==> flow/design.v <==
module alu (
  input [32-1:0] a, b, 
  input [2:0] s, 
  input ext,addcom,
  output [32-1:0] y );
  wire [4:0] shamt;
  wire signed [31:0] sa, sb, sy, slt;
  wire [31:0] sltu;
  wire [31:0] yy;
  assign sa = $signed(a);
  assign sb = $signed(b);
  assign shamt = b[4:0];
  assign sy = sa >>> shamt;
  assign sltu = a <b ? 1:0;
  assign slt = sa <sb ? 1:0;
  assign y = addcom ?  a+b: yy;
  assign yy = s==3'b000 & ext ? a-b:
  			 s==3'b000 & ~ext ? a+b:
             s==3'b100 ? a ^ b:
             s==3'b110 ? a | b:
             s==3'b111 ? a & b:
             s==3'b010 ? slt:
             s==3'b011 ? sltu:
             s==3'b001 ? a << shamt:
             s==3'b101 & ~ext ? a >> shamt:
             s==3'b101 & ext ? sy: 0;
endmodule
module rfile (
 input clk,
 input [5-1:0] a1, a2, a3,
 output [32-1:0] rd1, rd2,
 input [32-1:0] wd3,
 input we3);
	reg [32-1:0] rf[0:32-1];
	assign rd1 = |a1 == 0 ? 0: rf[a1];
	assign rd2 = |a2 == 0 ? 0: rf[a2];
	always @(negedge clk) 
		if(we3) rf[a3] <= wd3;
endmodule
module rv32i (
    input clk,
    rst_n,
    input [32-1:0] instr,
    input [32-1:0] readdata,
    output reg [32-1:0] pc,
    output [32-1:0] adrdata,
    output [32-1:0] writedata,
    output we,
    output ecall
);
  reg [32-1:0] pcplus4D;
  wire [32-1:0] pcplus4;
  reg [32-1:0] pcBranchMissed;
  reg [32-1:0] instrD;
  wire stall;
  wire btakenD;
  wire bra_op;
  assign pcplus4 = pc + 4;
  wire pre_bra_op;
  wire [32-1:0] pcbranch;
  wire branchMiss;
  reg [1:0] bra_history[0:31];
  wire [4:0] bra_history_address;
  reg [4:0] bra_history_addressD;
  wire [12:0] imm_bF;
  wire [2:0] funct3F;
  wire [6:0] funct7F;
  wire [7-1:0] opcodeF;
  wire [5-1:0] rs1F, rs2F, rdF;
  wire [19:0] sextF;
  assign {funct7F, rs2F, rs1F, funct3F, rdF, opcodeF} = instr;
  assign sextF = {20{instr[31]}};
  assign imm_bF = {funct7F[6], rdF[0], funct7F[5:0], rdF[4:1], 1'b0};
  assign pre_bra_op = (opcodeF == 7'b1100011);
  assign pcbranch = pcplus4 + {sextF[18:0], imm_bF};
  assign bra_history_address = pc[6:2];
  wire bra_history_now;
  assign bra_history_now = bra_history[bra_history_address][1];
  always @(posedge clk or negedge rst_n) begin
    if (!rst_n) instrD <= 0;
    else if (!stall & branchMiss & bra_op) instrD <= 32'b0000000000000000000000000_0110011;
    else if (!stall) instrD <= instr;
  end
  integer i;
  always @(posedge clk or negedge rst_n) begin
    if (!rst_n) begin
      pc <= 0;
      pcBranchMissed <= 0;
      bra_history_addressD <= 0;
    end else if (!stall & branchMiss & bra_op) pc <= pcBranchMissed;
    else if (!stall & pre_bra_op & bra_history_now) begin
      pc <= pcbranch;
      pcBranchMissed <= pcplus4;
      bra_history_addressD <= bra_history_address;
    end else if (!stall & pre_bra_op & !bra_history_now) begin
      pc <= pcplus4;
      pcBranchMissed <= pcbranch;
      bra_history_addressD <= bra_history_address;
    end else if (!stall & branchMiss & bra_op) pc <= pcBranchMissed;
    else if (!stall) pc <= pcplus4;
  end
  always @(posedge clk or negedge rst_n) begin
    if (!rst_n) begin
      for (i = 0; i < 32; i = i + 1) begin
        bra_history[i] <= 2'b10;
      end
    end else if (!stall & bra_op & btakenD & bra_history[bra_history_addressD] != 2'b11)
      bra_history[bra_history_addressD] <= bra_history[bra_history_addressD] + 1;
    else if (!stall & bra_op & !btakenD & bra_history[bra_history_addressD] != 2'b00)
      bra_history[bra_history_addressD] <= bra_history[bra_history_addressD] - 1;
  end
  wire addcom;
  wire [2:0] funct3;
  wire [6:0] funct7;
  wire [5-1:0] rs1, rs2, rd;
  wire [32-1:0] reg1, reg2, reg1f, reg2f;
  wire [7-1:0] opcode;
  wire [ 5-1:0] shamt;
  wire [7-1:0] func;
  wire [11:0] imm_i, imm_s;
  wire [12:0] imm_b;
  wire [20:0] imm_j, imm_u;
  wire rwe;
  wire alu_op, imm_op;
  wire sw_op, beq_op, bne_op, blt_op, bge_op, bltu_op, bgeu_op, lw_op;
  wire slt_op, ecall_op;
  wire lui_op;
  wire ext;
  wire signed [31:0] sreg1, sreg2;
  wire [19:0] sext;
  wire [32-1:0] imm;
  reg [32-1:0] immE, reg1E, reg2E;
  wire [32-1:0] resultdata;
  reg [5-1:0] rdE, rdW;
  reg [2:0] funct3E;
  reg extE, sw_opE, lw_opE, lw_opM, lui_opE, ecall_opE, rweE, rweM, addcomE;
  reg [5-1:0] rdM;
  reg rweW, alu_opE;
  reg [5-1:0] rs1E, rs2E;
  wire lwstall, branchstall;
  reg [32-1:0] resultM;
  assign sreg1 = $signed(reg1f);
  assign sreg2 = $signed(reg2f);
  assign {funct7, rs2, rs1, funct3, rd, opcode} = instrD;
  assign sext = {20{instrD[31]}};
  assign imm_i = {funct7, rs2};
  assign imm_s = {funct7, rd};
  assign imm_b = {funct7[6], rd[0], funct7[5:0], rd[4:1], 1'b0};
  assign imm_j = {instrD[31], instrD[19:12], instrD[20], instrD[30:21], 1'b0};
  assign imm_u = instrD[31:12];
  assign sw_op = (opcode == 7'b0100011) & (funct3 == 3'b010);
  assign lw_op = (opcode == 7'b0000011) & (funct3 == 3'b010);
  assign alu_op = (opcode == 7'b0110011);
  assign imm_op = (opcode == 7'b0010011);
  assign bra_op = (opcode == 7'b1100011);
  assign lui_op = (opcode == 7'b0110111);
  assign beq_op = bra_op & (funct3 == 3'b000);
  assign bne_op = bra_op & (funct3 == 3'b001);
  assign blt_op = bra_op & (funct3 == 3'b100);
  assign bge_op = bra_op & (funct3 == 3'b101);
  assign bltu_op = bra_op & (funct3 == 3'b110);
  assign bgeu_op = bra_op & (funct3 == 3'b111);
  assign ecall_op = (opcode == 7'b1110011) & (funct3 == 3'b000);
  assign ext = alu_op & funct7[5];
  assign imm = imm_op | lw_op ? {sext, imm_i}:
				sw_op ? {sext, imm_s}:
	      lui_op ? {imm_u,12'b0}: {sext[10:0], imm_j};
  assign rwe = lw_op | alu_op | imm_op | lui_op;
  assign addcom = (lw_op | sw_op);
  rfile rfile_1 (
      .clk(clk),
      .rd1(reg1),
      .a1 (rs1),
      .rd2(reg2),
      .a2 (rs2),
      .wd3(resultdata),
      .a3 (rdW),
      .we3(rweW)
  );
  assign lwstall = ((rs1 == rdE) | ((rs2 == rdE) & !imm_op)) & lw_opE;
  assign branchstall =  (bra_op & rweE & (rs1 == rdE | rs2 == rdE)) |
      (bra_op & lw_opM & (rs1 == rdM | rs2 == rdM));
  assign stall = lwstall | branchstall;
  assign branchMiss = btakenD != bra_history[bra_history_addressD][1];
  assign reg1f = (rs1 != 0) & (rs1 == rdM) & rweM ? resultM : reg1;
  assign reg2f = (rs2 != 0) & (rs2 == rdM) & rweM ? resultM : reg2;
  assign btakenD = beq_op & (reg1f == reg2f) | bne_op & (reg1f != reg2f) |
		blt_op & (sreg1<sreg2)  | bge_op & (sreg1>=sreg2)  |
		bltu_op & (reg1f<reg2f)  | bgeu_op & (reg1f>=reg2f);
  always @(posedge clk or negedge rst_n) begin
    if (!rst_n) begin
      reg1E <= 0;
      reg2E <= 0;
      rdE <= 0;
      rs1E <= 0;
      rs2E <= 0;
      funct3E <= 0;
      sw_opE <= 0;
      lw_opE <= 0;
      ecall_opE <= 0;
      lui_opE <= 0;
      alu_opE <= 0;
      rweE <= 0;
      addcomE <= 0;
      extE <= 0;
      immE <= 0;
    end else if (stall) begin
      sw_opE <= 0;
      rweE   <= 0;
      lw_opE <= 0;
    end else begin
      reg1E <= reg1f;
      reg2E <= reg2f;
      rdE <= rd;
      rs1E <= rs1;
      rs2E <= rs2;
      funct3E <= funct3;
      sw_opE <= sw_op;
      lw_opE <= lw_op;
      ecall_opE <= ecall_op;
      lui_opE <= lui_op;
      alu_opE <= alu_op;
      rweE <= rwe;
      addcomE <= addcom;
      extE <= ext;
      immE <= imm;
    end
  end
  wire [32-1:0] srca, srcb, alub, result, aluresult;
  reg [32-1:0] alubM;
  reg sw_opM, ecall_opM;
  wire [32-1:0] fdata;
  reg  [32-1:0] fdataW;
  assign result = lui_opE ? immE : aluresult;
  assign srca = rweM & rs1E!=0 & rdM == rs1E ? resultM:
				rweW & rs1E!=0 & rdW == rs1E ? fdataW: reg1E;
  assign srcb = alu_opE ? alub : immE;
  assign alub = rweM & rs2E!=0 & rdM == rs2E ? resultM:
				rweW & rs2E!=0 & rdW == rs2E ? fdataW: reg2E;
  alu alu_1 (
      .a(srca),
      .b(srcb),
      .s(funct3E),
      .ext(extE),
      .addcom(addcomE),
      .y(aluresult)
  );
  always @(posedge clk or negedge rst_n) begin
    if (!rst_n) begin
      resultM <= 0;
      alubM <= 0;
      rdM <= 0;
      rweM <= 0;
      sw_opM <= 0;
      lw_opM <= 0;
      ecall_opM <= 0;
    end else begin
      resultM <= result;
      alubM <= alub;
      rdM <= rdE;
      rweM <= rweE;
      sw_opM <= sw_opE;
      lw_opM <= lw_opE;
      ecall_opM <= ecall_opE;
    end
  end
  reg lw_opW, ecall_opW;
  reg [32-1:0] resultW;
  reg [32-1:0] readdataW;
  assign we = sw_opM;
  assign adrdata = resultM;
  assign writedata = alubM;
  assign fdata = lw_opM ? readdata : resultM;
  always @(posedge clk or negedge rst_n) begin
    if (!rst_n) begin
      lw_opW <= 0;
      ecall_opW <= 0;
      rdW <= 0;
      rweW <= 0;
      fdataW <= 0;
      resultW <= 0;
      readdataW <= 0;
    end else begin
      lw_opW <= lw_opM;
      ecall_opW <= ecall_opM;
      rdW <= rdM;
      rweW <= rweM;
      readdataW <= readdata;
      fdataW <= fdata;
      resultW <= resultM;
    end
  end
  assign ecall = ecall_opW;
  assign resultdata = lw_opW ? readdataW : resultW;
endmodule
clock: 6.33 ns
lec_check: 0
cap_margin: 40
core_margin: 2
core_utilization: 72
cts_cluster_diameter: 390
cts_cluster_size: 93
place_density: 0.39
setup_slack_margin: 1.56
slew_margin: 40
run.sh (not shown) runs the stock make flow with config.mk's settings and CLKGATE_MAP_FILE=.
The baseline stopped in global routing (5_1_grt) on GRT-0116.
==> next run, changes <==
Settings changed: CORE_UTILIZATION 72 to 58, CTS_CLUSTER_DIAMETER 390 to not set, CTS_CLUSTER_SIZE 93 to not set, PLACE_DENSITY 0.39 to not set, SETUP_SLACK_MARGIN 1.56 to not set.
Clock period 6.33 ns to 7.9 ns, I/O delays scaled along.
=> Now the flow finished with setup timing left; die size grows by about 24%; synthesized cell count does not change; area after synthesis stays the same.
